$ cat design/flow/config.mk
export PLATFORM = sky130hd
export DESIGN_NAME = cpu
export DESIGN_NICKNAME = cpu
export VERILOG_FILES = /design/flow/design.v
export SDC_FILE = /design/flow/constraint.sdc
export NUM_CORES = 4
export LEC_CHECK = 0
export ABC_AREA = 1
export CAP_MARGIN = 20
export CORE_MARGIN = 2
export CORE_UTILIZATION = 68
export CTS_CLUSTER_DIAMETER = 29
export CTS_CLUSTER_SIZE = 72
export MAX_ROUTING_LAYER = met4
export SETUP_SLACK_MARGIN = 0.73
export SLEW_MARGIN = 20
$ cat design/flow/constraint.sdc
create_clock -name core_clock -period 2.87 [get_ports {clk}]
set_input_delay 0.5740 -clock core_clock [delete_from_list [all_inputs] [get_ports {clk}]]
set_output_delay 0.5740 -clock core_clock [all_outputs]
set_load 0.01 [all_outputs]
$ cat design/flow/design.v
module vDFFE(clk, load, in, out);
  parameter n=1;
  input clk, load;
  input [n-1:0] in;
  output [n-1:0] out;
  reg [n-1:0] out;
  reg [n-1:0] vDFF_in;
  always@(*)
    vDFF_in = (load) ? in : out;
  always @(posedge clk)
    out <= vDFF_in;
endmodule
module shifter(in, shift, sout);
	input [15:0] in;
	input [1:0] shift;
	output reg [15:0] sout;
	always@(*) begin
		case(shift)
			2'b00: sout = in;
			2'b01: sout = in << 1;
			2'b10: sout = in >> 1;
			2'b11: begin
				sout = in >> 1;
				sout[15] = in[15];
			end
			default: sout = in;
		endcase
	end
endmodule
module ALU(Ain, Bin, ALUop, out, Z);
	input [15:0] Ain, Bin;
	input [1:0] ALUop;
	output reg Z;
	output reg [15:0] out;
	always@(*) begin
		casex(ALUop)
			2'b00: out = Ain + Bin;
			2'b01: out = Ain - Bin;
			2'b10: out = Ain & Bin;
			2'b11: out = ~Bin;
			default: out = 16'bxxxxxxxxxxxxxxxx;
		endcase
		Z = (out == 16'b0) ? 1'b1 : 1'b0;
	end
endmodule
module regfile(data_in, writenum, write, readnum, clk, data_out);
	input [15:0] data_in;
	input [2:0] writenum, readnum;
	input write, clk;
	output reg [15:0] data_out;
	reg [7:0] writenum_out, readnum_out;
	reg [15:0] R0, R1, R2, R3, R4, R5, R6, R7;
	always@(*) begin
		writenum_out = 8'b0;
		case(writenum)
			3'b000: writenum_out[0] = 1'b1;
			3'b001: writenum_out[1] = 1'b1;
			3'b010: writenum_out[2] = 1'b1;
			3'b011: writenum_out[3] = 1'b1;
			3'b100: writenum_out[4] = 1'b1;
			3'b101: writenum_out[5] = 1'b1;
			3'b110: writenum_out[6] = 1'b1;
			3'b111: writenum_out[7] = 1'b1;
			default: writenum_out = 8'b0;
		endcase
	end
	always@(posedge clk) begin
		if(write) begin
			case(writenum_out)
				8'b00000001: R0 <= data_in;
				8'b00000010: R1 <= data_in;
				8'b00000100: R2 <= data_in;
				8'b00001000: R3 <= data_in;
				8'b00010000: R4 <= data_in;
				8'b00100000: R5 <= data_in;
				8'b01000000: R6 <= data_in;
				8'b10000000: R7 <= data_in;
				default: {R0, R1, R2, R3, R4, R5, R6, R7} <= {8'b0, 8'b0, 8'b0, 8'b0, 8'b0, 8'b0, 8'b0, 8'b0};
			endcase
		end
	end
	always@(*) begin
		readnum_out = 8'b0;
		case(readnum)
			3'b000: readnum_out[0] = 1'b1;
			3'b001: readnum_out[1] = 1'b1;
			3'b010: readnum_out[2] = 1'b1;
			3'b011: readnum_out[3] = 1'b1;
			3'b100: readnum_out[4] = 1'b1;
			3'b101: readnum_out[5] = 1'b1;
			3'b110: readnum_out[6] = 1'b1;
			3'b111: readnum_out[7] = 1'b1;
			default: readnum_out = 8'b0;
		endcase
	end
	always@(*) begin
		case(readnum_out)
			8'b00000001: data_out = R0;
			8'b00000010: data_out = R1;
			8'b00000100: data_out = R2;
			8'b00001000: data_out = R3;
			8'b00010000: data_out = R4;
			8'b00100000: data_out = R5;
			8'b01000000: data_out = R6;
			8'b10000000: data_out = R7;
			default: data_out = 16'b0;
		endcase
	end
endmodule
module datapath(clk,readnum,vsel,loada,loadb,shift,asel,bsel,ALUop,loadc,loads,writenum,write,mdata,PC,sximm5,sximm8,Z_out,datapath_out);
  input clk;
  input [2:0] readnum, writenum;
  input [1:0] ALUop, shift;
  input write, loada, loadb, asel, bsel, loadc, loads;
  input [1:0] vsel;
  input [15:0] sximm5, sximm8, mdata;
  input [7:0] PC;
  output [15:0] datapath_out;
  output [2:0] Z_out;
  wire [15:0] data_out;
  wire [15:0] out;
  wire [15:0] sout;
  wire Z;
  wire [15:0] in;
  wire [15:0] in_loadA;
  wire [15:0] datapath_out;
  wire [2:0] Z_out;
  reg [15:0] data_in;
  reg [15:0] Ain;
  reg [15:0] Bin;
  reg [2:0] status_in;
  regfile REGFILE(.data_in(data_in),.writenum(writenum),.write(write),.readnum(readnum),.clk(clk),.data_out(data_out));
  ALU U2(.Ain(Ain),.Bin(Bin),.ALUop(ALUop),.out(out),.Z(Z));
  shifter U1(.in(in),.shift(shift),.sout(sout));
  always@(*)begin   
    case(vsel)
      2'b00: data_in = datapath_out;
      2'b01: data_in = {8'b0, PC};
      2'b10: data_in = sximm8;
      2'b11: data_in = mdata;
      default: data_in = 16'b0;
    endcase
  end
  always@(*)begin
    if(asel == 1'b1)  
      Ain = 16'b0000000000000000;
    else
      Ain = in_loadA;
  end
  always@(*)begin
    if(bsel == 1'b1)  
      Bin = sximm5;
    else
      Bin = sout;
  end
  always@(*) begin
    status_in[2] = (Ain[15]^Bin[15]) ? 0 : (out[15]^Ain[15]);
    status_in[1] = out[15];
    status_in[0] = Z;
  end
  vDFFE #(16) A(clk, loada, data_out, in_loadA);
  vDFFE #(16) B(clk, loadb, data_out, in);
  vDFFE #(16) C(clk, loadc, out, datapath_out);
  vDFFE #(3) STATUS(clk, loads, status_in, Z_out);
endmodule
module cpu(clk, reset, s, load, in, out, N, V, Z, w);
    input clk, reset, s, load;
    input [15:0] in;
    output [15:0] out;
    output reg N, V, Z, w;
    parameter Swait = 4'b0000, Sdecode = 4'b0001, SgetA = 4'b0010, SgetB = 4'b0011, Swrite = 4'b0100, Srewrite = 4'b0101, Salu = 4'b0110, Sshift = 4'b0111, Sloadout = 4'b1000;
    wire [15:0] decoder_in;
    reg [1:0] op, shift;
    reg [15:0] sximm5, sximm8;
    reg [2:0] opcode, readnum, writenum;
    reg [3:0] state;
    reg [2:0] nsel;
    reg [1:0] vsel;
    reg loada, loadb, asel, bsel, loadc, loads, write;
    wire [2:0] Z_out;
    vDFFE #(16) Instruct_Reg(clk, load, in, decoder_in);
    always@(*) begin
        op = decoder_in[12:11];
        sximm5 = { {11{decoder_in[4]}}, decoder_in[4:0] };
        sximm8 = { {8{decoder_in[7]}}, decoder_in[7:0] };
        shift = decoder_in[4:3];
        opcode = decoder_in[15:13];
    end
    always@(*)begin
       case(nsel)
            3'b001: begin
                readnum = decoder_in[2:0];
                writenum = decoder_in[2:0];
            end  
            3'b010: begin
                readnum = decoder_in[7:5];
                writenum = decoder_in[7:5];
            end  
            3'b100: begin
                readnum = decoder_in[10:8];
                writenum = decoder_in[10:8];
            end  
            default: {readnum, writenum} = 3'b0;
        endcase 
    end
    reg [3:0] state_t;
    reg w_t;
    reg [2:0] nsel_t;
    reg [1:0] vsel_t;
    reg loada_t, loadb_t, asel_t, bsel_t, loadc_t, loads_t, write_t;
    always @(posedge clk) begin
        {state_t, w_t, nsel_t, vsel_t} = {state, w, nsel, vsel};
        {loada_t, loadb_t, asel_t, bsel_t, loadc_t, loads_t, write_t} = {loada, loadb, asel, bsel, loadc, loads, write};
        if(reset == 1'b1) {w_t, state_t} = {1'b1, Swait};
        else begin
            case(state_t)
                Sdecode: begin
                    if(opcode == 3'b110 && op == 2'b10) {w_t, state_t} = {1'b0, Swrite};
                    else {w_t, state_t} = {1'b0, SgetA};
                end
                Swrite: state_t = Swait;
                Swait: begin 
                    state_t = (s == 1'b1) ? Sdecode : Swait;
                    w_t = ~s;
                end
                SgetA: state_t = SgetB;
                SgetB: begin
                    if(opcode == 3'b110 && op == 2'b0) state_t = Sshift;
                    else if(opcode == 3'b101) state_t = Salu;
                end
                Salu: state_t = Sloadout;
                Sshift: state_t = Sloadout;
                Sloadout: state_t = Srewrite;
                Srewrite: state_t = Swait;
                default: {state_t, w_t} = {Swait, 1'b1};
            endcase
        end
        case(state_t)
            SgetA: {nsel_t, loada_t, loadb_t} = {3'b100, 1'b1, 1'b0};
            SgetB: {nsel_t, loadb_t, loada_t} = {3'b001, 1'b1, 1'b0};
            Salu: {asel_t, bsel_t} = {1'b0, 1'b0};
            Sshift: {asel_t, bsel_t} = {1'b1, 1'b0};
            Sloadout: {loadc_t, loads_t} = {1'b1, 1'b1};
            Srewrite: {vsel_t, nsel_t, write_t} = {2'b0, 3'b010, 1'b1};
            Swrite: {vsel_t, nsel_t, write_t} = {2'b10, 3'b100, 1'b1};
            default: begin 
                {nsel_t, vsel_t} = {3'b0, 2'b0};
                {loada_t, loadb_t, loadc_t, loads_t, asel_t, bsel_t, write_t} = 1'b0;
            end
        endcase
        {state, w, nsel, vsel} <= {state_t, w_t, nsel_t, vsel_t};
        {loada, loadb, asel, bsel, loadc, loads, write} <= {loada_t, loadb_t, asel_t, bsel_t, loadc_t, loads_t, write_t};
    end
    datapath DP(
        .clk(clk), 
        .readnum(readnum), 
        .vsel(vsel), 
        .loada(loada), 
        .loadb(loadb), 
        .shift(shift),
        .asel(asel),
        .bsel(bsel),
        .ALUop(op),
        .loadc(loadc),
        .loads(loads),
        .writenum(writenum),
        .write(write),
        .mdata(16'b0),
        .PC(8'b0),
        .sximm5(sximm5),
        .sximm8(sximm8),
        .Z_out(Z_out),
        .datapath_out(out)
    );
    always @(*) begin
        V = Z_out[2];
        N = Z_out[1];
        Z = Z_out[0];
    end
endmodule
$ cat design/flow/run.sh
#!/bin/bash
# the make line also repeats each setting of config.mk as NAME=value (left out here)
make -C /OpenROAD-flow-scripts/flow DESIGN_CONFIG=/design/flow/config.mk WORK_HOME=/design/flow/orfs CLKGATE_MAP_FILE= finish
==> results of run 1 <==
## per-layer routing
metal	track usage	overflow
met5	-	-
met1	0.8845	3
met4	1.030	217
met3	0.7271	9
met2	1.063	332
## metrics by stage
step / hold WS (ns) / instances
after CTS: 0.4511 / 1398
after detailed placement: 0.4389 / 1311
after global placement: 0.4306 / 1311
after floorplan: 0.4127 / 999
## what timing repair did
action / 4_1_cts
setup endpoints to repair: 222
gates cloned: 1
resized: 49
endpoints found under the hold margin: 0
pin swaps: 29
buffers inserted: 27
==> GITHUB_STEP_SUMMARY, run 1 <==
## Implementation flow summary

| Metric | Value |
|---|---|
| Status | `aborted with a tool error` |
| Exit stage | `global routing` |
| First Err | `[ERROR GRT-0232] Routing congestion too high. Check the congestion heatmap in the GUI.` |
| Mean Syn Cell Area | `~10 um2` |
| Area post-placement | `0.01178 mm2` |
| Mux share | `0.004909` |
| IO Port Bufs | `39` |
| Die Height | `126.4 um` |
| Post-synth cell types | `about 46` |
| Yosys Chip Area | `slightly above 0.01 mm2` |
| Commonest flop | `edfxtp_1` |
| Top logic family | `simple AND/OR/NAND/NOR gates` |
| Die area | `~0.016 mm2` |
| Synth top cells by count | `nor2_1, edfxtp_1, nand2_1` |
| XOR Share, Synth | `0.01375` |
| Adder-cell area share of the yosys netlist | `0.03019` |
| # IOs | `40` |
| Dpl ws | `-0.7804 ns` |
| Post-Syn Nets | `1043` |
| Area leader share | `0.5862` |
| Synth area leader | `edfxtp_1` |
| Asr flop ratio synth | `0` |
| Netlist Area Pre-Place | `0.01019 mm2` |
| Total CTS buffers | `34` |
| FP Rows | `44` |
| Core ar. | `0.01459 mm2` |
| Post-DP HPWL | `18750 um` |
| Top cells by area | `edfxtp_1, nor2_1, nand2_1` |
| CTS Buffer Depth | `3` |
| Synthesized registers | `213` |
| Clock root buffer | `clkbuf_16` |
| YS warnings | `7` |
| Clock sink count | `~210` |
| Fp_density | `0.6988` |
| Final GP Congestion | `0.9405` |
| Register share after synthesis | `0.6136` |
| Cells in synth_stat.txt | `999` |
| Total GRT Usage | `0.9245` |
| Hold_buf cts | `0` |
| Grt total ovfl | `561` |
| Number of flops mapped to enable cells by yosys | `slightly below 200` |
| Simple-Gate Area Share | `0.1954` |
| Synth Instances | `999` |
| Die W | `approximately 130 um` |
| Post-Synth AOI/OAI Area | `0.09610` |
| Cell with the most instances after synthesis | `nor2_1` |
| H-tree Lvls | `2` |
==> run 2, diff against run 1 <==
Settings changed: ABC_AREA 1 to not set, CORE_UTILIZATION 68 to 13, CTS_CLUSTER_DIAMETER 29 to not set, CTS_CLUSTER_SIZE 72 to not set, MAX_ROUTING_LAYER met4 to not set, SETUP_SLACK_MARGIN 0.73 to not set.
Clock period 2.87 ns to 12.7 ns, I/O delays scaled along.
==> run 2 against run 1 <==
Against the previous run:
- now clean on timing, DRC and antenna
- synthesized cell count down 7.3%
- die area rose to 5.2 times the previous value
- synthesized area up 2.3%
==> GITHUB_STEP_SUMMARY, run 2 <==
## Synthesis and layout report

| Metric | Value |
|---|---|
| # IOs | `40 (unchanged)` |
| Post-DP HPWL | `20710 um (was 18750 um)` |
| Vias in the first global route | `~7200` |
| DRT Pass-1 Iters | `5` |
| Routed WL | `just over 30000 um` |
| Yosys Chip Area | `0.01042 mm2 (was 0.01019 mm2)` |
| Crit path to | `DP.STATUS.out[0]` |
| DRT antenna net count | `0` |
| Starting DRT DRC Count | `761` |
| Hold Crit Depth | `1` |
| Dpl ws | `7.711 ns (was -0.7804 ns)` |
| Clk Latency, worst-skew pair | `between 0.5 and 0.6 ns` |
| Pin count of the biggest net entering global routing | `35` |
| Synth area leader | `edfxtp_1 (unchanged)` |
| Met3 usage | `0.01849` |
| CTS Buffer Depth | `3 (unchanged)` |
| Class of the worst hold path | `register to register` |
| Worst path cell trace | `inv_1, ha_1, inv_1, a2bb2oi_1, nor3_2, a31oi_1, nor2_1, xor2_1, ha_1, a211oi_1, o21ai_0, nor3_2, nor4_1, o41a_1, nor2_1, nor4bb_1, and4bb_1` |
| FMAX | `roughly 200 MHz` |
| R2R Path End | `DP.STATUS.out[0]` |
| Buf/Inv on CP | `2` |
| CTS tree | `done` |
| YS warnings | `7 (unchanged)` |
| Mean Syn Cell Area | `11.26 um2 (was 10.20 um2)` |
| Top logic family | `simple AND/OR/NAND/NOR gates (unchanged)` |
| Via count | `approximately 7500` |
| Worst-Margin Slew | `1.160 ns` |
| Asr flop ratio synth | `0 (unchanged)` |
| Avg WL per Cell | `14.99 um` |
| Adder-cell area share of the yosys netlist | `0.02952 (was 0.03019)` |
| Die Height | `287.2 um (was 126.4 um)` |
| Worst clock skew | `0.01436 ns` |
| Slowest-stage cell, CP | `ha_1` |
| Clock Power Share | `0.381` |
| WS Path Type | `register to register` |
| Number of flops mapped to enable cells by yosys | `199 (unchanged)` |
| Synth top cells by count | `edfxtp_1, nor2_1, nand2_1 (was nor2_1, edfxtp_1, nand2_1)` |
| Data arrival time of the critical path | `roughly 5.4 ns` |
| # DRC | `0` |
| Register share after synthesis | `0.6001 (was 0.6136)` |
| Status | `no timing/DRC/antenna violations (was aborted with a tool error)` |
| Placed insts | `1981 (was 1311)` |
| Die W | `287.2 um (was 126.4 um)` |
| Tool Warnings | `31` |
| Slew headroom | `0.2265` |
| Launch point of the worst reg-to-reg path | `Instruct_Reg.out[4]` |
| Hold EP | `w` |
| Hold Path Origin | `w` |
| VDD IR max | `0.07526 mV` |
| Total CTS buffers | `24 (was 34)` |
| XOR Share, Synth | `0.02184 (was 0.01375)` |
| Fp_density | `0.1317 (was 0.6988)` |
| Hold_buf cts | `0 (unchanged)` |
| Core ar. | `0.07913 mm2 (was 0.01459 mm2)` |
| Commonest flop | `edfxtp_1 (unchanged)` |
| First-pass GRT wire length | `44990 um` |
| IO Port Bufs | `39 (unchanged)` |
| Final net count | `1001` |
| Drt via density | `3.707` |
| Post-CTS resize count | `0 (was 49)` |
| Top cells by area | `edfxtp_1, nor2_1, a21oi_1 (was edfxtp_1, nor2_1, nand2_1)` |
| Final setup viols | `0` |
| CP required | `around 13 ns` |
| Synth Instances | `926 (was 999)` |
| Clock sink count | `213 (unchanged)` |
| Reg2reg path depth | `17` |
| Crit end category | `register` |
| Post-Syn Nets | `970 (was 1043)` |
| Comb power frac | `0.180` |
| Ratio of final minimum period to clock period | `0.3955` |
| Crit-path max FO | `20` |
| Maxcap violations | `0` |
| Synthesized registers | `213 (unchanged)` |
| Int Pwr | `roughly 1.4 mW` |
| Grt total ovfl | `0` |
| Critical path startpoint | `Instruct_Reg.out[4]` |
| Finished Cell Area | `0.01282 mm2` |
| Area leader share | `0.5732 (was 0.5862)` |
| Final hold violations | `0` |
| CP max stage delay | `0.60 ns` |
| Cell with the most instances after synthesis | `edfxtp_1 (was nor2_1)` |
| Tot Pwr | `1.887 mW` |
| Post-route insts no fill | `2025` |
| Power density cells | `approximately 150 mW/mm2` |
| Combinational Power | `0.340 mW` |
| Switching fraction of total power | `0.2769` |
| Max power group | `registers` |
| FP Rows | `103 (was 44)` |
| Critical Path Stages | `17` |
| Clock root buffer | `clkbuf_16 (unchanged)` |
| Cells in synth_stat.txt | `926 (was 999)` |
| Clk. pwr | `between 0.7 and 0.8 mW` |
| Min setup slack post-route | `7.678 ns` |
| Slew Viols, Final | `0` |
| Delay-heaviest family, CP | `simple AND/OR/NAND/NOR gates` |
| Register clock-pin slew on the reported worst setup and hold paths | `roughly 0.06 ns` |
| Die area | `0.08247 mm2 (was 0.01599 mm2)` |
| Setup TNS | `0 ns` |
| Area post-placement | `0.01199 mm2 (was 0.01178 mm2)` |
| Total GRT Usage | `0.07170` |
| Min cycle time layout | `5.022 ns` |
| Seq pwr | `0.827 mW` |
| Pleak | `approximately 4.3 nW` |
| Sequential fraction of design power | `0.438` |
| Netlist Area Pre-Place | `0.01042 mm2 (was 0.01019 mm2)` |
| Initial antenna violation count | `1` |
| Final GP Congestion | `0.8357 (was 0.9405)` |
| Post-Synth AOI/OAI Area | `0.1265 (was 0.09610)` |
| Hold slack | `approximately 0.47 ns` |
| CP Launch Type | `register` |
| Unrepaired setup endpoints after global routing | `false` |
| H-tree Lvls | `1 (was 2)` |
| Switching pwr | `roughly 0.52 mW` |
| Post-synth cell types | `70 (was 46)` |
| Fin util | `0.1620` |
| Simple-Gate Area Share | `0.1630 (was 0.1954)` |
| Mux share | `0.03517 (was 0.004909)` |
| N_diodes | `0` |
| GR Util met1 | `0.09315` |
| Post-CTS setup repair buffer count | `0 (was 27)` |
| Layout area overhead | `23.00%` |
| Met2 usage | `0.1178` |
| R2R Setup Slk | `7.68 ns` |
| GRT busiest layer | `met2` |
run 2: cell type report:
class	instances	area, um2
Fill cell	8780	66310
Sequential cell	213	6256
Multi-Input combinational cell	659	3940
Tap cell	1050	1314
Clock buffer	25	604.3
Timing Repair Buffer	45	435.4
Clock inverter	19	220.2
Inverter	14	52.55
run 2: metal layers:
layer | vias to the layer above | share of wire
met5 | - | 0
met4 | 0 | 0.025
met3 | 50 | 0.088
met2 | 316 | 0.47
met1 | 3684 | 0.42
li1 | 3456 | -
==> run 3, diff against run 2 <==
Settings changed: CAP_MARGIN 20 to 35, CELL_PAD_IN_SITES_DETAIL_PLACEMENT set to 1, CELL_PAD_IN_SITES_GLOBAL_PLACEMENT set to 3, CORE_UTILIZATION 13 to 40, CTS_CLUSTER_DIAMETER set to 285, SETUP_SLACK_MARGIN set to 1.58.
Clock period 12.7 ns to 5.72 ns, I/O delays scaled along.
==> run 3 against run 2 <==
Against the previous run:
- still clean on timing, DRC and antenna
- critical path depth grew 2
- first-iteration DRC count shrank 28%
- clock skew shrank 0.0032 ns
- die area shrank 67%
- largest power group unchanged
==> GITHUB_STEP_SUMMARY, run 3 <==
## Synthesis and layout report

| Metric | Value |
|---|---|
| Hold Crit Depth | `2 (was 1)` |
| Top cells by area | `edfxtp_1, nor2_1, a21oi_1 (unchanged)` |
| Ratio of final minimum period to clock period | `0.7279 (was 0.3955)` |
| Total CTS buffers | `25 (was 24)` |
| CP Launch Type | `register (unchanged)` |
| Worst-Margin Slew | `0.9195 ns (was 1.160 ns)` |
| Initial antenna violation count | `0 (was 1)` |
| Switching pwr | `1.269 mW (was 0.5225 mW)` |
| XOR Share, Synth | `0.02184 (unchanged)` |
| Core ar. | `0.02584 mm2 (was 0.07913 mm2)` |
| Asr flop ratio synth | `0 (unchanged)` |
| YS warnings | `7 (unchanged)` |
| Crit path to | `DP.STATUS.out[0] (unchanged)` |
| VDD IR max | `0.2369 mV (was 0.07526 mV)` |
| Final hold violations | `0 (unchanged)` |
| Seq pwr | `1.83 mW (was 0.827 mW)` |
| CP required | `6.12 ns (was 13.10 ns)` |
| First-pass GRT wire length | `48250 um (was 44990 um)` |
| Final net count | `1073 (was 1001)` |
| Routed WL | `32290 um (was 30350 um)` |
| Worst clock skew | `0.01118 ns (was 0.01436 ns)` |
| Hold_buf cts | `0 (unchanged)` |
| Finished Cell Area | `0.01297 mm2 (was 0.01282 mm2)` |
| Simple-Gate Area Share | `0.1630 (unchanged)` |
| Cells in synth_stat.txt | `926 (unchanged)` |
| Post-Syn Nets | `970 (unchanged)` |
| Fin util | `0.5018 (was 0.1620)` |
| CTS tree | `done (unchanged)` |
| R2R Setup Slk | `1.56 ns (was 7.68 ns)` |
| Starting DRT DRC Count | `547 (was 761)` |
| Reg2reg path depth | `19 (was 17)` |
| H-tree Lvls | `1 (unchanged)` |
| GR Util met1 | `0.3120 (was 0.09315)` |
| Adder-cell area share of the yosys netlist | `0.02952 (unchanged)` |
| Crit end category | `register (unchanged)` |
| Number of flops mapped to enable cells by yosys | `199 (unchanged)` |
| Die Height | `165.4 um (was 287.2 um)` |
| Via count | `7672 (was 7506)` |
| Die area | `0.02737 mm2 (was 0.08247 mm2)` |
| Cell with the most instances after synthesis | `edfxtp_1 (unchanged)` |
| Critical path startpoint | `Instruct_Reg.out[4] (unchanged)` |
| GRT busiest layer | `met2 (unchanged)` |
| DRT Pass-1 Iters | `5 (unchanged)` |
| Min cycle time layout | `4.164 ns (was 5.022 ns)` |
| Slowest-stage cell, CP | `edfxtp_1 (was ha_1)` |
| R2R Path End | `DP.STATUS.out[0] (unchanged)` |
| Data arrival time of the critical path | `4.56 ns (was 5.42 ns)` |
| Class of the worst hold path | `register to register (unchanged)` |
| Post-DP HPWL | `21940 um (was 20710 um)` |
| Max power group | `registers (unchanged)` |
| Status | `no timing/DRC/antenna violations (unchanged)` |
| Delay-heaviest family, CP | `simple AND/OR/NAND/NOR gates (unchanged)` |
| Avg WL per Cell | `23.40 um (was 14.99 um)` |
| Register clock-pin slew on the reported worst setup and hold paths | `0.06 ns (about the same)` |
| Post-synth cell types | `70 (unchanged)` |
| WS Path Type | `register to register (unchanged)` |
| Area post-placement | `0.01122 mm2 (was 0.01199 mm2)` |
| Netlist Area Pre-Place | `0.01042 mm2 (unchanged)` |
| Layout area overhead | `24.38% (was 23.00%)` |
| Met2 usage | `0.4198 (was 0.1178)` |
| Placed insts | `1279 (was 1981)` |
| Final GP Congestion | `0.8505 (was 0.8357)` |
| CTS Buffer Depth | `3 (unchanged)` |
| N_diodes | `0 (unchanged)` |
| Slew Viols, Final | `0 (unchanged)` |
| Area leader share | `0.5732 (unchanged)` |
| Worst path cell trace | `inv_2, ha_4, buf_8, clkinvlp_4, buf_12, buf_6, a2bb2oi_4, nor4_4, a41o_1, xnor2_1, ha_1, and3_1, o211ai_1, nor2b_4, o31ai_4, nand2b_4, mux2i_4, or3_4, and4bb_1 (was inv_1, ha_1, inv_1, a2bb2oi_1, nor3_2, a31oi_1, nor2_1, xor2_1, ha_1, a211oi_1, o21ai_0, nor3_2, nor4_1, o41a_1, nor2_1, nor4bb_1, and4bb_1)` |
| Post-Synth AOI/OAI Area | `0.1265 (unchanged)` |
| Yosys Chip Area | `0.01042 mm2 (unchanged)` |
| Synth top cells by count | `edfxtp_1, nor2_1, nand2_1 (unchanged)` |
| Critical Path Stages | `19 (was 17)` |
| Launch point of the worst reg-to-reg path | `Instruct_Reg.out[4] (unchanged)` |
| Clk Latency, worst-skew pair | `0.54 ns (about the same)` |
| Int Pwr | `3.174 mW (was 1.364 mW)` |
| Clk. pwr | `1.61 mW (was 0.720 mW)` |
| Final setup viols | `0 (unchanged)` |
| Post-route insts no fill | `1380 (was 2025)` |
| Clock sink count | `213 (unchanged)` |
| Switching fraction of total power | `0.2856 (was 0.2769)` |
| FP Rows | `59 (was 103)` |
| Pleak | `4.763 nW (was 4.290 nW)` |
| FMAX | `240.2 MHz (was 199.1 MHz)` |
| Combinational Power | `1.00 mW (was 0.340 mW)` |
| CP max stage delay | `0.43 ns (was 0.60 ns)` |
| Register share after synthesis | `0.6001 (unchanged)` |
| # DRC | `0 (unchanged)` |
| Maxcap violations | `0 (unchanged)` |
| Commonest flop | `edfxtp_1 (unchanged)` |
| Comb power frac | `0.226 (was 0.180)` |
| Synth Instances | `926 (unchanged)` |
| Vias in the first global route | `8032 (was 7223)` |
| Buf/Inv on CP | `5 (was 2)` |
| Power density cells | `342.7 mW/mm2 (was 147.2 mW/mm2)` |
| Synthesized registers | `213 (unchanged)` |
| Grt total ovfl | `0 (unchanged)` |
| Clock root buffer | `clkbuf_16 (unchanged)` |
| Tool Warnings | `35 (was 31)` |
| Synth area leader | `edfxtp_1 (unchanged)` |
| Hold Path Origin | `state[6] (was w)` |
| Die W | `165.4 um (was 287.2 um)` |
| Crit-path max FO | `7 (was 20)` |
| Top logic family | `simple AND/OR/NAND/NOR gates (unchanged)` |
| Slew headroom | `0.3853 (was 0.2265)` |
| Hold EP | `state[0] (was w)` |
| Mean Syn Cell Area | `11.26 um2 (unchanged)` |
| Unrepaired setup endpoints after global routing | `true (was false)` |
| Sequential fraction of design power | `0.411 (was 0.438)` |
| Clock Power Share | `0.363 (was 0.381)` |
| Pin count of the biggest net entering global routing | `35 (unchanged)` |
| Setup TNS | `0 ns (unchanged)` |
| Drt via density | `5.559 (was 3.707)` |
| # IOs | `40 (unchanged)` |
| Met3 usage | `0.02822 (was 0.01849)` |
| IO Port Bufs | `39 (unchanged)` |
| Mux share | `0.03517 (unchanged)` |
| Fp_density | `0.4035 (was 0.1317)` |
| DRT antenna net count | `0 (unchanged)` |
| Total GRT Usage | `0.2372 (was 0.07170)` |
## run 3: routing by layer
| layer | up-vias | wire, um |
|---|---|---|
| met5 | - | 0 |
| met1 | 3933 | 14320 |
| met3 | 41 | 976 |
| met4 | 0 | 615 |
| li1 | 3590 | - |
| met2 | 108 | 16380 |
## run 3: cell type report
type	count	area, um2
Clock buffer	27	653.1
Inverter	14	56.30
Fill cell	2721	12870
Tap cell	335	419.2
Multi-Input combinational cell	659	4318
Clock inverter	16	176.4
Timing Repair Buffer	116	1087
Sequential cell	213	6256
## run 3: timing repair
action / in CTS / in global routing
endpoints found under the hold margin: 0 / 0
gates cloned: 1 / 0
buffers inserted: 31 / 13
pin swaps: 21 / 22
resized: 58 / 31
setup endpoints to repair: 8 / 5
## run 3: through the flow
stage                     hold WS, ns  total power, mW  worst slack [ns]
after global routing           0.4964            4.624             1.397
after floorplan                0.4227            2.377             1.708
after detailed placement       0.4637            2.649            0.7944
final                          0.4732            4.443             1.556
after global placement         0.4417            2.632             1.024
after CTS                      0.4712            4.392             1.545
==> run 4, diff against run 3 <==
Settings changed: ABC_AREA set to 1, CAP_MARGIN 35 to 20, CELL_PAD_IN_SITES_DETAIL_PLACEMENT 1 to not set, CELL_PAD_IN_SITES_GLOBAL_PLACEMENT 3 to not set, CORE_UTILIZATION 40 to 68, CTS_CLUSTER_DIAMETER 285 to 27, CTS_CLUSTER_SIZE set to 74, HOLD_SLACK_MARGIN set to -0.09, SETUP_SLACK_MARGIN 1.58 to 1.21.
Clock period 5.72 ns to 4.45 ns, I/O delays scaled along.
==> run 4 against run 3 <==
Against the previous run:
- utilization is 38 points higher
- final cell count is 3.9% lower
- register-to-register slack worse by 1.1 ns
- sequential share of layout area is 0.12 points higher
- global-route usage is 12 points higher
- synthesized area is 2.2% lower
- hold slack worse by 0.027 ns
- critical endpoint unchanged
- first-iteration DRC count is 95% higher
- clock skew is 0.0062 ns higher
==> GITHUB_STEP_SUMMARY, run 4 <==
## Synthesis and layout report

| Metric | Value |
|---|---|
| Gate Area | `0.003855 mm2 (was 0.004318 mm2)` |
| Synth Instances | `999 (was 926)` |
| CP required | `4.81 ns (was 6.12 ns)` |
| Dpl ws | `0.5271 ns (was 0.7944 ns)` |
| Min setup slack post-route | `0.4458 ns (was 1.556 ns)` |
| Top cells by area | `edfxtp_1, nor2_1, nand2_1 (was edfxtp_1, nor2_1, a21oi_1)` |
| Launch point of the worst reg-to-reg path | `Instruct_Reg.out[4] (unchanged)` |
| Switching fraction of total power | `0.2760 (was 0.2856)` |
| Top logic family | `simple AND/OR/NAND/NOR gates (unchanged)` |
| GR Util met1 | `0.4597 (was 0.3120)` |
| Simple-Gate Area Share | `0.1954 (was 0.1630)` |
| Int Pwr | `4.894 mW (was 3.174 mW)` |
| Hold Crit Depth | `2 (unchanged)` |
| Register clock-pin slew on the reported worst setup and hold paths | `0.05 ns (was 0.06 ns)` |
| VDD IR max | `0.3883 mV (was 0.2369 mV)` |
| Delay-heaviest family, CP | `simple AND/OR/NAND/NOR gates (unchanged)` |
| Worst path cell trace | `inv_2, ha_4, buf_4, a21oi_1, nand2_1, nand2_2, nand2_1, nor2_2, nand2_2, nand2_2, o21ai_0, xor2_1, ha_4, a21oi_2, a21boi_2, nand3_2, o21ai_0, nand2_1, nor2_1, nand4_1, nor3_2 (was inv_2, ha_4, buf_8, clkinvlp_4, buf_12, buf_6, a2bb2oi_4, nor4_4, a41o_1, xnor2_1, ha_1, and3_1, o211ai_1, nor2b_4, o31ai_4, nand2b_4, mux2i_4, or3_4, and4bb_1)` |
| Number of flops mapped to enable cells by yosys | `199 (unchanged)` |
| DRT antenna net count | `0 (unchanged)` |
| Area leader share | `0.5862 (was 0.5732)` |
| Reg2reg path depth | `21 (was 19)` |
| Hold slack | `0.4461 ns (was 0.4732 ns)` |
| Avg WL per Cell | `22.80 um (was 23.40 um)` |
| Register share after synthesis | `0.6136 (was 0.6001)` |
| Worst-Margin Slew | `1.008 ns (was 0.9195 ns)` |
| R2R Path End | `DP.STATUS.out[0] (unchanged)` |
| Critical Path Stages | `21 (was 19)` |
| Yosys Chip Area | `0.01019 mm2 (was 0.01042 mm2)` |
| Final GP Congestion | `0.9107 (was 0.8505)` |
| Switching pwr | `1.865 mW (was 1.269 mW)` |
| R2R Setup Slk | `0.45 ns (was 1.56 ns)` |
| Adder-cell area share of the yosys netlist | `0.03019 (was 0.02952)` |
| Maxcap violations | `0 (unchanged)` |
| Pleak | `5.224 nW (was 4.763 nW)` |
| Hold Path Origin | `state[2] (was state[6])` |
| GRT busiest layer | `met2 (unchanged)` |
| Slowest-stage cell, CP | `edfxtp_1 (unchanged)` |
| Core ar. | `0.01459 mm2 (was 0.02584 mm2)` |
| Synthesized registers | `213 (unchanged)` |
| Slew headroom | `0.3089 (was 0.3853)` |
| Mux share | `0.004909 (was 0.03517)` |
| First-pass GRT wire length | `44330 um (was 48250 um)` |
| H-tree Lvls | `2 (was 1)` |
| Asr flop ratio synth | `0 (unchanged)` |
| Die W | `126.4 um (was 165.4 um)` |
| Initial antenna violation count | `0 (unchanged)` |
| YS warnings | `7 (unchanged)` |
| Total CTS buffers | `42 (was 25)` |
| Crit-path max FO | `11 (was 7)` |
| Post-synth cell types | `46 (was 70)` |
| CP max stage delay | `0.41 ns (was 0.43 ns)` |
| Crit path to | `DP.STATUS.out[0] (unchanged)` |
| Total GRT Usage | `0.3612 (was 0.2372)` |
| Post-Syn Nets | `1043 (was 970)` |
| Clock Power Share | `0.473 (was 0.363)` |
| Clock root buffer | `clkbuf_16 (unchanged)` |
| DRT Pass-1 Iters | `6 (was 5)` |
| Comb power frac | `0.181 (was 0.226)` |
| Die Height | `126.4 um (was 165.4 um)` |
| Final hold violations | `0 (unchanged)` |
| CTS tree | `done (unchanged)` |
| Grt total ovfl | `0 (unchanged)` |
| CP Launch Type | `register (unchanged)` |
| Synth area leader | `edfxtp_1 (unchanged)` |
| IO Port Bufs | `39 (unchanged)` |
| Setup TNS | `0 ns (unchanged)` |
| # DRC | `0 (unchanged)` |
| Final setup viols | `0 (unchanged)` |
| Max power group | `the clock network (was registers)` |
| Final net count | `1155 (was 1073)` |
| XOR Share, Synth | `0.01375 (was 0.02184)` |
| Met3 usage | `0.07760 (was 0.02822)` |
| Tool Warnings | `37 (was 35)` |
| Data arrival time of the critical path | `4.36 ns (was 4.56 ns)` |
| N_diodes | `0 (unchanged)` |
| Unrepaired setup endpoints after global routing | `true (unchanged)` |
| Commonest flop | `edfxtp_1 (unchanged)` |
| FMAX | `249.7 MHz (was 240.2 MHz)` |
| Critical path startpoint | `Instruct_Reg.out[4] (unchanged)` |
| Status | `no timing/DRC/antenna violations (unchanged)` |
| Via count | `8610 (was 7672)` |
| WS Path Type | `register to register (unchanged)` |
| CTS Buffer Depth | `3 (unchanged)` |
| Netlist Area Pre-Place | `0.01019 mm2 (was 0.01042 mm2)` |
| Die area | `0.01599 mm2 (was 0.02737 mm2)` |
| Reg area | `0.006256 mm2 (unchanged)` |
| Fp_density | `0.6988 (was 0.4035)` |
| Mean Syn Cell Area | `10.20 um2 (was 11.26 um2)` |
| Post-Synth AOI/OAI Area | `0.09610 (was 0.1265)` |
| Routed WL | `30230 um (was 32290 um)` |
| Cells in synth_stat.txt | `999 (was 926)` |
| Post-DP HPWL | `17210 um (was 21940 um)` |
| # IOs | `40 (unchanged)` |
| Sequential fraction of design power | `0.346 (was 0.411)` |
| Class of the worst hold path | `register to register (unchanged)` |
| Clock sink count | `213 (unchanged)` |
| Power density cells | `522.7 mW/mm2 (was 342.7 mW/mm2)` |
| Worst clock skew | `0.01734 ns (was 0.01118 ns)` |
| Crit end category | `register (unchanged)` |
| Clk. pwr | `3.20 mW (was 1.61 mW)` |
| Clk Latency, worst-skew pair | `0.52 ns (was 0.54 ns)` |
| Seq pwr | `2.34 mW (was 1.83 mW)` |
| Starting DRT DRC Count | `1067 (was 547)` |
| # fillers | `662 (was 2721)` |
| Synth top cells by count | `nor2_1, edfxtp_1, nand2_1 (was edfxtp_1, nor2_1, nand2_1)` |
| Hold EP | `state[0] (unchanged)` |
| Buf/Inv on CP | `2 (was 5)` |
| Ratio of final minimum period to clock period | `0.8998 (was 0.7279)` |
| Slew Viols, Final | `0 (unchanged)` |
| Vias in the first global route | `8463 (was 8032)` |
| Met2 usage | `0.6068 (was 0.4198)` |
| Drt via density | `6.493 (was 5.559)` |
| Min cycle time layout | `4.004 ns (was 4.164 ns)` |
| Combinational Power | `1.22 mW (was 1.00 mW)` |
| FP Rows | `44 (was 59)` |
| Pin count of the biggest net entering global routing | `21 (was 35)` |
| Cell with the most instances after synthesis | `nor2_1 (was edfxtp_1)` |
| Layout area overhead | `26.87% (was 24.38%)` |
run 4: metal layers:
metal | share of wire | vias to the layer above
met1 | 0.35 | 4067
met4 | 0.052 | 0
li1 | - | 3724
met2 | 0.49 | 645
met3 | 0.11 | 174
met5 | 0 | -
run 4: final cells by class:
cell class              instances  area share
multi-input cells             670      0.2981
well taps                     184     0.01780
clock inverters                24     0.02689
repair buffers                 96     0.06356
clock buffers                  51     0.08387
inverters                      88     0.02612
flip-flops and latches        213      0.4837
run 4: per-stage QoR:
stage               std cells  power [mW]  area (um2)    util
global route             1326       6.948       12930  0.8865
CTS                      1312       6.514       12600  0.8640
floorplan                 999       2.992       10270       -
global placement         1220       3.251       10940  0.7500
detailed placement       1220       3.265       10940  0.7500
finish                   1326       6.760       12930  0.8865
run 4: repair_timing:
action / 4_1_cts / 5_1_grt
buffers inserted: 17 / 14
pin swaps: 16 / 21
hold buffers: 0 / 0
resized: 33 / 60
endpoints found under the setup margin: 33 / 38
==> run 5, diff against run 4 <==
Settings changed: CORE_UTILIZATION 68 to 72, CTS_CLUSTER_DIAMETER 27 to not set, CTS_CLUSTER_SIZE 74 to not set, HOLD_SLACK_MARGIN -0.09 to not set, PLACE_DENSITY_LB_ADDON set to 0.06.
Clock period 4.45 ns to 4.41 ns, I/O delays scaled along.
==> run 5 against run 4 <==
Against the previous run:
- still clean
- critical path depth grew 3
- non-clock buffer count grew 12
- first-iteration DRC count grew 52%
- die area shrank 5.4%
- flip-flop count is the same
- utilization grew 1.1 points
- critical path type unchanged
- largest power group is now registers
==> GITHUB_STEP_SUMMARY, run 5 <==
## Synthesis and layout report

| Metric | Value |
|---|---|
| Final net count | `1146 (was 1155)` |
| Post-synth cell types | `46 (unchanged)` |
| N_diodes | `0 (unchanged)` |
| Top logic family | `simple AND/OR/NAND/NOR gates (unchanged)` |
| Clk. pwr | `1.74 mW (was 3.20 mW)` |
| Cells in synth_stat.txt | `999 (unchanged)` |
| Hold Crit Depth | `2 (unchanged)` |
| Pleak | `4.983 nW (was 5.224 nW)` |
| DRT Pass-1 Iters | `8 (was 6)` |
| Switching pwr | `1.680 mW (was 1.865 mW)` |
| Worst path cell trace | `inv_2, ha_4, buf_8, nor2_4, a21boi_4, ha_4, inv_2, nor3_4, inv_2, nor2_4, nand3_2, nand2_2, xor2_2, ha_4, a21oi_2, o21a_1, nand3_2, nand2_1, nand2_1, inv_1, nand2_1, nand3_2, nand4_1, nor3_2 (was inv_2, ha_4, buf_4, a21oi_1, nand2_1, nand2_2, nand2_1, nor2_2, nand2_2, nand2_2, o21ai_0, xor2_1, ha_4, a21oi_2, a21boi_2, nand3_2, o21ai_0, nand2_1, nor2_1, nand4_1, nor3_2)` |
| # IOs | `40 (unchanged)` |
| Total GRT Usage | `0.3799 (was 0.3612)` |
| Crit path to | `DP.STATUS.out[0] (unchanged)` |
| Via count | `8814 (was 8610)` |
| DRT antenna net count | `0 (unchanged)` |
| CTS Buffer Depth | `3 (unchanged)` |
| # DRC | `0 (unchanged)` |
| Combinational Power | `1.33 mW (was 1.22 mW)` |
| Die Height | `123.0 um (was 126.4 um)` |
| Yosys Chip Area | `0.01019 mm2 (unchanged)` |
| Min cycle time layout | `4.093 ns (was 4.004 ns)` |
| Hold slack | `0.4502 ns (was 0.4461 ns)` |
| Data arrival time of the critical path | `4.44 ns (was 4.36 ns)` |
| Post-DP HPWL | `17220 um (was 17210 um)` |
| First-pass GRT wire length | `43100 um (was 44330 um)` |
| Area leader share | `0.5862 (unchanged)` |
| Sequential fraction of design power | `0.435 (was 0.346)` |
| Crit end category | `register (unchanged)` |
| Pin count of the biggest net entering global routing | `20 (was 21)` |
| Gate Area | `0.004029 mm2 (was 0.003855 mm2)` |
| Synth Instances | `999 (unchanged)` |
| Initial antenna violation count | `0 (unchanged)` |
| CP required | `4.76 ns (was 4.81 ns)` |
| Comb power frac | `0.245 (was 0.181)` |
| Adder-cell area share of the yosys netlist | `0.03019 (unchanged)` |
| Max power group | `registers (was the clock network)` |
| Slew Viols, Final | `0 (unchanged)` |
| Final setup viols | `0 (unchanged)` |
| Power density cells | `436.2 mW/mm2 (was 522.7 mW/mm2)` |
| Synthesized registers | `213 (unchanged)` |
| CTS tree | `done (unchanged)` |
| # fillers | `586 (was 662)` |
| FMAX | `244.3 MHz (was 249.7 MHz)` |
| Final hold violations | `0 (unchanged)` |
| Post-Synth AOI/OAI Area | `0.09610 (unchanged)` |
| Cell with the most instances after synthesis | `nor2_1 (unchanged)` |
| Avg WL per Cell | `24.25 um (was 22.80 um)` |
| WS Path Type | `register to register (unchanged)` |
| Grt total ovfl | `0 (unchanged)` |
| Synth top cells by count | `nor2_1, edfxtp_1, nand2_1 (unchanged)` |
| Setup TNS | `0 ns (unchanged)` |
| Register share after synthesis | `0.6136 (unchanged)` |
| Switching fraction of total power | `0.3092 (was 0.2760)` |
| Launch point of the worst reg-to-reg path | `Instruct_Reg.out[3] (was Instruct_Reg.out[4])` |
| Seq pwr | `2.37 mW (was 2.34 mW)` |
| VDD IR max | `0.4510 mV (was 0.3883 mV)` |
| Hold EP | `state[0] (unchanged)` |
| Die area | `0.01513 mm2 (was 0.01599 mm2)` |
| Die W | `123.0 um (was 126.4 um)` |
| Routed WL | `31450 um (was 30230 um)` |
| Delay-heaviest family, CP | `simple AND/OR/NAND/NOR gates (unchanged)` |
| Drt via density | `6.796 (was 6.493)` |
| Unrepaired setup endpoints after global routing | `true (unchanged)` |
| Dpl ws | `0.4585 ns (was 0.5271 ns)` |
| Min setup slack post-route | `0.3173 ns (was 0.4458 ns)` |
| Clock sink count | `213 (unchanged)` |
| Core ar. | `0.01388 mm2 (was 0.01459 mm2)` |
| Buf/Inv on CP | `5 (was 2)` |
| Post-Syn Nets | `1043 (unchanged)` |
| Clock Power Share | `0.320 (was 0.473)` |
| Class of the worst hold path | `register to register (unchanged)` |
| Area post-placement | `0.01093 mm2 (was 0.01094 mm2)` |
| YS warnings | `7 (unchanged)` |
| Register clock-pin slew on the reported worst setup and hold paths | `0.07 ns (was 0.05 ns)` |
| Vias in the first global route | `8093 (was 8463)` |
| Hold Path Origin | `state[2] (unchanged)` |
| Top cells by area | `edfxtp_1, nor2_1, nand2_1 (unchanged)` |
| IO Port Bufs | `39 (unchanged)` |
| CP max stage delay | `0.43 ns (was 0.41 ns)` |
| Final GP Congestion | `0.9513 (was 0.9107)` |
| Status | `no timing/DRC/antenna violations (unchanged)` |
| FP Rows | `43 (was 44)` |
| Synth area leader | `edfxtp_1 (unchanged)` |
| Reg2reg path depth | `24 (was 21)` |
| Maxcap violations | `0 (unchanged)` |
| R2R Path End | `DP.STATUS.out[0] (unchanged)` |
| Reg area | `0.006256 mm2 (unchanged)` |
| Slew headroom | `0.2984 (was 0.3089)` |
| Clock root buffer | `clkbuf_16 (unchanged)` |
| Simple-Gate Area Share | `0.1954 (unchanged)` |
| Layout area overhead | `22.18% (was 26.87%)` |
| Commonest flop | `edfxtp_1 (unchanged)` |
| Mean Syn Cell Area | `10.20 um2 (unchanged)` |
| R2R Setup Slk | `0.32 ns (was 0.45 ns)` |
| H-tree Lvls | `1 (was 2)` |
| Int Pwr | `3.754 mW (was 4.894 mW)` |
| Starting DRT DRC Count | `1619 (was 1067)` |
| XOR Share, Synth | `0.01375 (unchanged)` |
| Worst-Margin Slew | `1.023 ns (was 1.008 ns)` |
| Ratio of final minimum period to clock period | `0.9281 (was 0.8998)` |
| Fp_density | `0.7345 (was 0.6988)` |
| Total CTS buffers | `21 (was 42)` |
| Mux share | `0.004909 (unchanged)` |
| Slowest-stage cell, CP | `edfxtp_1 (unchanged)` |
| Asr flop ratio synth | `0 (unchanged)` |
| Clk Latency, worst-skew pair | `0.53 ns (was 0.52 ns)` |
| Finished Cell Area | `0.01246 mm2 (was 0.01293 mm2)` |
| Critical path startpoint | `Instruct_Reg.out[3] (was Instruct_Reg.out[4])` |
| Worst clock skew | `0.02783 ns (was 0.01734 ns)` |
| CP Launch Type | `register (unchanged)` |
| Crit-path max FO | `6 (was 11)` |
| Netlist Area Pre-Place | `0.01019 mm2 (unchanged)` |
| Critical Path Stages | `24 (was 21)` |
| Tool Warnings | `34 (was 37)` |
| Number of flops mapped to enable cells by yosys | `199 (unchanged)` |
## run 5: timing repair
action / in CTS / in global routing
pin swaps: 53 / 49
gates resized: 63 / 92
setup endpoints to repair: 15 / 25
hold buffers: 0 / 0
setup buffers: 33 / 11
## run 5: area by class of cell
cell class / count / area share
Sequential cell: 213 / 0.5023
Clock buffer: 28 / 0.04430
Clock inverter: 10 / 0.006630
Inverter: 88 / 0.02772
Multi-Input combinational cell: 670 / 0.3235
Timing Repair Buffer: 108 / 0.07755
Tap cell: 180 / 0.01808
## run 5: layer usage
| metal | global-route usage | vias to the layer above | part of all wire |
|---|---|---|---|
| met5 | 0 | - | 0 |
| met4 | 0.1484 | 0 | 0.069 |
| met3 | 0.07472 | 217 | 0.12 |
| met2 | 0.6474 | 819 | 0.48 |
| met1 | 0.4837 | 4095 | 0.33 |
| li1 | - | 3683 | - |
## run 5: through the flow
stage	instances	total power, mW	util
after global placement	1215	3.273	0.7874
final	1297	5.434	0.8973
after global routing	1297	5.564	0.8973
after floorplan	999	3.019	-
after detailed placement	1215	3.293	0.7874
after CTS	1286	5.102	0.8666
==> run 6, diff against run 5 <==
Settings changed: ABC_AREA 1 to not set, CORE_UTILIZATION 72 to 40, PLACE_DENSITY_LB_ADDON 0.06 to not set, SETUP_SLACK_MARGIN 1.21 to not set.
Clock period 4.41 ns to 8.0 ns, I/O delays scaled along.
==> run 6 against run 5 <==
Against the previous run:
- global-route usage decreased by 18 points
- hold slack got worse by 0.00058 ns
- non-clock buffer count decreased by 57
- combinational power decreased by 59%
- clock power decreased by 39%
- synthesized cell count decreased by 7.3%
- largest power group unchanged
- still clean on timing, DRC and antenna
- via count decreased by 18%
- die area increased by 81%
- synthesized area increased by 2.3%
- power decreased by 46%
- clock-buffer cell count increased by 4
==> GITHUB_STEP_SUMMARY, run 6 <==
## Synthesis and layout report

| Metric | Value |
|---|---|
| Worst clock skew | `0.02586 ns (was 0.02783 ns)` |
| Launch point of the worst reg-to-reg path | `Instruct_Reg.out[4] (was Instruct_Reg.out[3])` |
| Die Height | `165.4 um (was 123.0 um)` |
| Register clock-pin slew on the reported worst setup and hold paths | `0.06 ns (was 0.07 ns)` |
| Sequential fraction of design power | `0.447 (was 0.435)` |
| Register share after synthesis | `0.6001 (was 0.6136)` |
| Reg2reg path depth | `17 (was 24)` |
| Pin count of the biggest net entering global routing | `35 (was 20)` |
| Maxcap violations | `0 (unchanged)` |
| Post-DP HPWL | `18240 um (was 17220 um)` |
| Met2 WL | `13190 um (was 15120 um)` |
| Post-Syn Nets | `970 (was 1043)` |
| Max power group | `registers (unchanged)` |
| Unrepaired setup endpoints after global routing | `false (was true)` |
| Clock Power Share | `0.367 (was 0.320)` |
| R2R Setup Slk | `3.00 ns (was 0.32 ns)` |
| Number of flops mapped to enable cells by yosys | `199 (unchanged)` |
| Total CTS buffers | `24 (was 21)` |
| Yosys Chip Area | `0.01042 mm2 (was 0.01019 mm2)` |
| Critical path startpoint | `Instruct_Reg.out[4] (was Instruct_Reg.out[3])` |
| Die area | `0.02737 mm2 (was 0.01513 mm2)` |
| Switching fraction of total power | `0.2751 (was 0.3092)` |
| Min setup slack post-route | `2.995 ns (was 0.3173 ns)` |
| Hold EP | `state[0] (unchanged)` |
| Slowest-stage cell, CP | `ha_1 (was edfxtp_1)` |
| Core ar. | `0.02584 mm2 (was 0.01388 mm2)` |
| Dpl ws | `3.050 ns (was 0.4585 ns)` |
| Area leader share | `0.5732 (was 0.5862)` |
| XOR Share, Synth | `0.02184 (was 0.01375)` |
| Ratio of final minimum period to clock period | `0.6256 (was 0.9281)` |
| Netlist Area Pre-Place | `0.01042 mm2 (was 0.01019 mm2)` |
| Clock sink count | `213 (unchanged)` |
| Worst path cell trace | `inv_1, ha_1, inv_1, a2bb2oi_1, nor3_2, and3_1, a21oi_1, xnor2_1, ha_1, and3_1, o211ai_1, nor2b_1, o31ai_1, nand2b_1, mux2i_1, or3_1, and4bb_1 (was inv_2, ha_4, buf_8, nor2_4, a21boi_4, ha_4, inv_2, nor3_4, inv_2, nor2_4, nand3_2, nand2_2, xor2_2, ha_4, a21oi_2, o21a_1, nand3_2, nand2_1, nand2_1, inv_1, nand2_1, nand3_2, nand4_1, nor3_2)` |
| Crit path to | `DP.STATUS.out[0] (unchanged)` |
| Switching pwr | `0.8047 mW (was 1.680 mW)` |
| Setup TNS | `0 ns (unchanged)` |
| Initial antenna violation count | `0 (unchanged)` |
| # IOs | `40 (unchanged)` |
| Total GRT Usage | `0.2002 (was 0.3799)` |
| Min cycle time layout | `5.005 ns (was 4.093 ns)` |
| DRT Pass-1 Iters | `5 (was 8)` |
| Crit-path max FO | `20 (was 6)` |
| Post-CTS resize count | `0 (was 63)` |
| Layout area overhead | `14.22% (was 22.18%)` |
| Simple-Gate Area Share | `0.1630 (was 0.1954)` |
| Vias in the first global route | `7039 (was 8093)` |
| Final net count | `1007 (was 1146)` |
| Top logic family | `simple AND/OR/NAND/NOR gates (unchanged)` |
| WS Path Type | `register to register (unchanged)` |
| Cells in synth_stat.txt | `926 (was 999)` |
| Status | `no timing/DRC/antenna violations (unchanged)` |
| Wl on met1 | `11840 um (was 10380 um)` |
| Mean Syn Cell Area | `11.26 um2 (was 10.20 um2)` |
| Synth top cells by count | `edfxtp_1, nor2_1, nand2_1 (was nor2_1, edfxtp_1, nand2_1)` |
| Worst-Margin Slew | `1.066 ns (was 1.023 ns)` |
| Power density cells | `245.7 mW/mm2 (was 436.2 mW/mm2)` |
| # DRC | `0 (unchanged)` |
| Drt via density | `5.484 (was 6.796)` |
| Data arrival time of the critical path | `5.38 ns (was 4.44 ns)` |
| Combinational Power | `0.545 mW (was 1.33 mW)` |
| CTS Buffer Depth | `3 (unchanged)` |
| Post-Synth AOI/OAI Area | `0.1265 (was 0.09610)` |
| Synth Instances | `926 (was 999)` |
| Post-synth cell types | `70 (was 46)` |
| Synth area leader | `edfxtp_1 (unchanged)` |
| # fillers | `2407 (was 586)` |
| Buf/Inv on CP | `2 (was 5)` |
| Hold slack | `0.4496 ns (was 0.4502 ns)` |
| Hold_buf cts | `0 (unchanged)` |
| YS warnings | `7 (unchanged)` |
| Slew headroom | `0.2893 (was 0.2984)` |
| CTS tree | `done (unchanged)` |
| Reg area | `0.006256 mm2 (unchanged)` |
| Hold Crit Depth | `2 (unchanged)` |
| R2R Path End | `DP.STATUS.out[0] (unchanged)` |
| First-pass GRT wire length | `41280 um (was 43100 um)` |
| Comb power frac | `0.186 (was 0.245)` |
| Post-CTS setup repair buffer count | `0 (was 33)` |
| H-tree Lvls | `1 (unchanged)` |
| Commonest flop | `edfxtp_1 (unchanged)` |
| DRT antenna net count | `0 (unchanged)` |
| Fp_density | `0.4035 (was 0.7345)` |
| Tool Warnings | `31 (was 34)` |
| CP required | `8.37 ns (was 4.76 ns)` |
| Final setup viols | `0 (unchanged)` |
| Clk Latency, worst-skew pair | `0.53 ns (about the same)` |
| Clk. pwr | `1.07 mW (was 1.74 mW)` |
| Via count | `7211 (was 8814)` |
| Adder-cell area share of the yosys netlist | `0.02952 (was 0.03019)` |
| Routed WL | `27090 um (was 31450 um)` |
| CP max stage delay | `0.56 ns (was 0.43 ns)` |
| Avg WL per Cell | `20.60 um (was 24.25 um)` |
| FMAX | `199.8 MHz (was 244.3 MHz)` |
| Final hold violations | `0 (unchanged)` |
| Die W | `165.4 um (was 123.0 um)` |
| Final GP Congestion | `0.7950 (was 0.9513)` |
| Routed wl met3 | `1487 um (was 3767 um)` |
| Pleak | `4.306 nW (was 4.983 nW)` |
| Seq pwr | `1.31 mW (was 2.37 mW)` |
| Top cells by area | `edfxtp_1, nor2_1, a21oi_1 (was edfxtp_1, nor2_1, nand2_1)` |
| Mux share | `0.03517 (was 0.004909)` |
| FP Rows | `59 (was 43)` |
| Starting DRT DRC Count | `605 (was 1619)` |
| IO Port Bufs | `39 (unchanged)` |
| Int Pwr | `2.121 mW (was 3.754 mW)` |
| Gate Area | `0.003920 mm2 (was 0.004029 mm2)` |
| Cell with the most instances after synthesis | `edfxtp_1 (was nor2_1)` |
| Asr flop ratio synth | `0 (unchanged)` |
| Synthesized registers | `213 (unchanged)` |
| Crit end category | `register (unchanged)` |
| Clock root buffer | `clkbuf_16 (unchanged)` |
| VDD IR max | `0.1582 mV (was 0.4510 mV)` |
| Critical Path Stages | `17 (was 24)` |
| Placed insts | `1272 (was 1215)` |
| Top layer in use | `met4 (unchanged)` |
| Hold Path Origin | `state[6] (was state[2])` |
| CP Launch Type | `register (unchanged)` |
| Grt total ovfl | `0 (unchanged)` |
| Post-route insts no fill | `1315 (was 1297)` |
| N_diodes | `0 (unchanged)` |
| Delay-heaviest family, CP | `simple AND/OR/NAND/NOR gates (unchanged)` |
| Class of the worst hold path | `register to register (unchanged)` |
| Slew Viols, Final | `0 (unchanged)` |
run 6: cell type report:
| type | count | share of cell area |
|---|---|---|
| Sequential cell | 213 | 0.5254 |
| Multi-Input combinational cell | 659 | 0.3292 |
| Clock inverter | 11 | 0.008091 |
| Tap cell | 335 | 0.03520 |
| Timing Repair Buffer | 51 | 0.04035 |
| Clock buffer | 32 | 0.05737 |
| Inverter | 14 | 0.004413 |
run 6: per-stage QoR:
step,instance area [um2],utilization,power (mW)
after floorplan,10430,-,1.700
after global placement,11130,0.4307,1.869
after detailed placement,11130,0.4307,1.868
after CTS,11910,0.4609,2.941
after global routing,11910,0.4609,3.042
final,11910,0.4609,2.926
run 6: metal layers:
layer / vias to the layer above / track usage
li1: 3462 / -
met3: 38 / 0.02972
met4: 0 / 0.05055
met1: 3491 / 0.2716
met5: - / 0
met2: 220 / 0.3382
==> run 7, diff against run 6 <==
Settings changed: ABC_AREA set to 1, CELL_PAD_IN_SITES_DETAIL_PLACEMENT set to 1, CORE_UTILIZATION 40 to 62, CTS_CLUSTER_SIZE set to 84, MIN_ROUTING_LAYER set to met2, SETUP_SLACK_MARGIN set to 0.71, TNS_END_PERCENT set to 80.
Clock period 8.0 ns to 4.96 ns, I/O delays scaled along.
==> run 7 against run 6 <==
Against the previous run:
- the flow now stops in global routing
- synthesized cell count up 7.9%
- die area down 36%
- synthesized area down 2.2%
==> GITHUB_STEP_SUMMARY, run 7 <==
## Implementation flow summary

| Metric | Value |
|---|---|
| Post-synth cell types | `46 (was 70)` |
| Fp_density | `0.6372 (was 0.4035)` |
| Die W | `132.2 um (was 165.4 um)` |
| Simple-Gate Area Share | `0.1954 (was 0.1630)` |
| Post-DP HPWL | `24190 um (was 18240 um)` |
| Top cells by area | `edfxtp_1, nor2_1, nand2_1 (was edfxtp_1, nor2_1, a21oi_1)` |
| Hold_buf cts | `0 (unchanged)` |
| Grt total ovfl | `74` |
| YS warnings | `7 (unchanged)` |
| CTS Buffer Depth | `3 (unchanged)` |
| Clock sink count | `213 (unchanged)` |
| Total CTS buffers | `23 (was 24)` |
| Mean Syn Cell Area | `10.20 um2 (was 11.26 um2)` |
| IO Port Bufs | `39 (unchanged)` |
| Top logic family | `simple AND/OR/NAND/NOR gates (unchanged)` |
| Area leader share | `0.5862 (was 0.5732)` |
| Yosys Chip Area | `0.01019 mm2 (was 0.01042 mm2)` |
| Die area | `0.01748 mm2 (was 0.02737 mm2)` |
| Post-Syn Nets | `1043 (was 970)` |
| Number of flops mapped to enable cells by yosys | `199 (unchanged)` |
| Area post-placement | `0.01087 mm2 (was 0.01113 mm2)` |
| First Err | `[ERROR GRT-0116] Global routing finished with congestion. Check the congestion regions in the DRC Viewer.` |
| Asr flop ratio synth | `0 (unchanged)` |
| # IOs | `40 (unchanged)` |
| Final GP Congestion | `0.8762 (was 0.7950)` |
| H-tree Lvls | `1 (unchanged)` |
| XOR Share, Synth | `0.01375 (was 0.02184)` |
| Mux share | `0.004909 (was 0.03517)` |
| Adder-cell area share of the yosys netlist | `0.03019 (was 0.02952)` |
| Register share after synthesis | `0.6136 (was 0.6001)` |
| Post-Synth AOI/OAI Area | `0.09610 (was 0.1265)` |
| Synthesized registers | `213 (unchanged)` |
| Netlist Area Pre-Place | `0.01019 mm2 (was 0.01042 mm2)` |
| Status | `aborted with a tool error (was no timing/DRC/antenna violations)` |
| Die Height | `132.2 um (was 165.4 um)` |
| Cell with the most instances after synthesis | `nor2_1 (was edfxtp_1)` |
| Exit stage | `global routing` |
| Commonest flop | `edfxtp_1 (unchanged)` |
| Total GRT Usage | `0.8843` |
| Core ar. | `0.01600 mm2 (was 0.02584 mm2)` |
| Synth Instances | `999 (was 926)` |
| Cells in synth_stat.txt | `999 (was 926)` |
| Synth top cells by count | `nor2_1, edfxtp_1, nand2_1 (was edfxtp_1, nor2_1, nand2_1)` |
| Synth area leader | `edfxtp_1 (unchanged)` |
| FP Rows | `46 (was 59)` |
| Clock root buffer | `clkbuf_16 (unchanged)` |
==> run 7: per-stage QoR <==
stage	setup WS [ns]	instances	util	power, mW
after CTS	0.7198	1293	0.7434	5.065
after floorplan	1.458	999	-	2.666
after detailed placement	0.5013	1246	0.6793	2.982
after global placement	0.8322	1246	0.6793	2.909
==> run 7: timing repair <==
item	in CTS
pin swaps	11
setup buffers	5
endpoints found under the setup margin	13
resized	41
==> run 7: routing by layer <==
layer  GRT overflow  GRT usage
met1              -          -
met2             20     0.9100
met3             22     0.9542
met4             23     0.7539
met5              9     0.7389
==> run 8, diff against run 7 <==
Settings changed: CELL_PAD_IN_SITES_DETAIL_PLACEMENT 1 to not set, CORE_UTILIZATION 62 to 69, CTS_CLUSTER_DIAMETER set to 292, CTS_CLUSTER_SIZE 84 to not set, MIN_ROUTING_LAYER met2 to not set, PLACE_DENSITY_LB_ADDON set to 0.01, SETUP_SLACK_MARGIN 0.71 to 0.89, TNS_END_PERCENT 80 to 5.
Clock period 4.96 ns to 3.01 ns, I/O delays scaled along.
==> run 8 against run 7 <==
Against the previous run:
- the layout now fails its checks (negative setup slack)
- synthesized cell count is the same
- die area is 9.8% lower
- synthesized area unchanged
==> GITHUB_STEP_SUMMARY, run 8 <==
## Synthesis and layout report

| Metric | Value |
|---|---|
| Die Height | `125.6 um (was 132.2 um)` |
| Total GRT Usage | `0.3793` |
| Min cycle time layout | `3.828 ns` |
| Synth area leader | `edfxtp_1 (unchanged)` |
| Critical Path Stages | `24` |
| R2R Path End | `DP.STATUS.out[0]` |
| Post-DP HPWL | `17990 um (was 24190 um)` |
| Post-Syn Nets | `1043 (unchanged)` |
| Fin util | `0.9002` |
| Register clock-pin slew on the reported worst setup and hold paths | `0.07 ns` |
| Critical path startpoint | `Instruct_Reg.out[3]` |
| Asr flop ratio synth | `0 (unchanged)` |
| Worst clock skew | `0.01089 ns` |
| Vias in the first global route | `roughly 8600` |
| Ratio of final minimum period to clock period | `1.272` |
| Register share after synthesis | `0.6136 (unchanged)` |
| CTS tree | `done` |
| Hold EP | `state[0]` |
| Slew Viols, Final | `0` |
| CP max stage delay | `0.44 ns` |
| Tot Pwr | `8.375 mW` |
| # DRC | `0` |
| Int Pwr | `5.829 mW` |
| Slowest-stage cell, CP | `edfxtp_1` |
| Max power group | `registers` |
| Grt total ovfl | `0` |
| Clk Latency, worst-skew pair | `0.51 ns` |
| Die area | `0.01576 mm2 (was 0.01748 mm2)` |
| Starting DRT DRC Count | `1211` |
| Adder-cell area share of the yosys netlist | `0.03019 (unchanged)` |
| Crit-path max FO | `7` |
| Min setup slack post-route | `-0.8185 ns` |
| H-tree Lvls | `1 (unchanged)` |
| Final hold violations | `0` |
| Mean Syn Cell Area | `10.20 um2 (unchanged)` |
| Status | `finished with violations (was aborted with a tool error)` |
| Number of flops mapped to enable cells by yosys | `199 (unchanged)` |
| CP Launch Type | `register` |
| FMAX | `around 260 MHz` |
| Buf/Inv on CP | `7` |
| # IOs | `40 (unchanged)` |
| Simple-Gate Area Share | `0.1954 (unchanged)` |
| Switching pwr | `2.546 mW` |
| CP required | `approximately 3.4 ns` |
| R2R Setup Slk | `-0.82 ns` |
| Crit end category | `register` |
| Commonest flop | `edfxtp_1 (unchanged)` |
| Initial antenna violation count | `0` |
| Netlist Area Pre-Place | `0.01019 mm2 (unchanged)` |
| IO Port Bufs | `39 (unchanged)` |
| Power density cells | `642.6 mW/mm2` |
| Core ar. | `0.01448 mm2 (was 0.01600 mm2)` |
| Launch point of the worst reg-to-reg path | `Instruct_Reg.out[3]` |
| Mux share | `0.004909 (unchanged)` |
| First-pass GRT wire length | `45840 um` |
| Clock Power Share | `0.316` |
| Final net count | `1207` |
| Post-Synth AOI/OAI Area | `0.09610 (unchanged)` |
| Cell with the most instances after synthesis | `nor2_1 (unchanged)` |
| WS Path Type | `register to register` |
| Synth top cells by count | `nor2_1, edfxtp_1, nand2_1 (unchanged)` |
| Unrepaired setup endpoints after global routing | `true` |
| Top cells by area | `edfxtp_1, nor2_1, nand2_1 (unchanged)` |
| Comb power frac | `0.271` |
| Drt via density | `6.526` |
| Seq pwr | `3.46 mW` |
| Slew headroom | `0.3582` |
| Hold Path Origin | `state[6]` |
| Avg WL per Cell | `about 24 um` |
| YS warnings | `7 (unchanged)` |
| Crit path to | `DP.STATUS.out[0]` |
| Cells in synth_stat.txt | `999 (unchanged)` |
| CTS Buffer Depth | `3 (unchanged)` |
| Final setup viols | `15` |
| Tool Warnings | `34` |
| Class of the worst hold path | `register to register` |
| Post-synth cell types | `46 (unchanged)` |
| Pleak | `approximately 5.3 nW` |
| Routed WL | `32370 um` |
| Sequential fraction of design power | `0.413` |
| Top logic family | `simple AND/OR/NAND/NOR gates (unchanged)` |
| Yosys Chip Area | `0.01019 mm2 (unchanged)` |
| FP Rows | `44 (was 46)` |
| Fp_density | `0.7041 (was 0.6372)` |
| Data arrival time of the critical path | `4.19 ns` |
| Final GP Congestion | `0.8866 (was 0.8762)` |
| Synthesized registers | `213 (unchanged)` |
| Synth Instances | `999 (unchanged)` |
| Total CTS buffers | `22 (was 23)` |
| Pin count of the biggest net entering global routing | `19` |
| Clk. pwr | `~2.7 mW` |
| Worst path cell trace | `inv_4, ha_4, buf_6, buf_4, buf_4, a21oi_1, nand2_1, nand2_1, nand2_1, buf_4, nor3_1, o21ai_1, xnor2_1, inv_1, ha_4, nand2_1, nor2_1, a211oi_1, nand2_1, inv_1, nand2_1, nand3_2, nand4_1, nor3_2` |
| Hold Crit Depth | `2` |
| Area leader share | `0.5862 (unchanged)` |
| DRT Pass-1 Iters | `7` |
| Dpl ws | `-0.7088 ns (was 0.5013 ns)` |
| Via count | `8888` |
| Switching fraction of total power | `0.3040` |
| Delay-heaviest family, CP | `simple AND/OR/NAND/NOR gates` |
| Worst path most repeated cell | `nand2_1` |
| VDD IR max | `0.6906 mV` |
| DRT antenna net count | `0` |
| XOR Share, Synth | `0.01375 (unchanged)` |
| Layout check faults | `negative setup slack` |
| Clock sink count | `213 (unchanged)` |
| Combinational Power | `between 2 and 2.5 mW` |
| Maxcap violations | `0` |
| Die W | `125.6 um (was 132.2 um)` |
| N_diodes | `0` |
| Worst-Margin Slew | `0.9628 ns` |
| Clock root buffer | `clkbuf_16 (unchanged)` |
| Layout area overhead | `27.85%` |
| Reg2reg path depth | `24` |
run 8: area by class of cell:
class / count / area (um2)
Clock inverter: 11 / 83.83
Fill cell: 568 / 1445
Multi-Input combinational cell: 670 / 4131
Inverter: 88 / 340.3
Clock buffer: 28 / 594.3
Sequential cell: 213 / 6259
Timing Repair Buffer: 168 / 1395
Tap cell: 184 / 230.2
run 8: per-layer routing:
metal  GRT usage  share of wire
met5           0              0
met4      0.1797          0.065
met1      0.4759           0.35
met2      0.6537           0.49
met3     0.05477          0.098
run 8: timing repair:
action                     4_1_cts  5_1_grt
hold buffers                     0        0
setup buffers                   13       13
pin swaps                       35       38
resized                         78       83
setup endpoints to repair      166      216
run 8: through the flow:
step                instance area [um2]  TNS (ns)  hold WS [ns]  cells
floorplan                         10280    -1.710        0.4127    999
global placement                  11530    -5.583        0.4262   1297
detailed placement                11530    -6.304        0.4367   1297
CTS                               12570    -5.585        0.4511   1349
global route                      13030    -11.25        0.4752   1362
finish                            13030    -8.666        0.4480   1362
Power figures rest on the tool's default switching activity, not on a simulated workload.
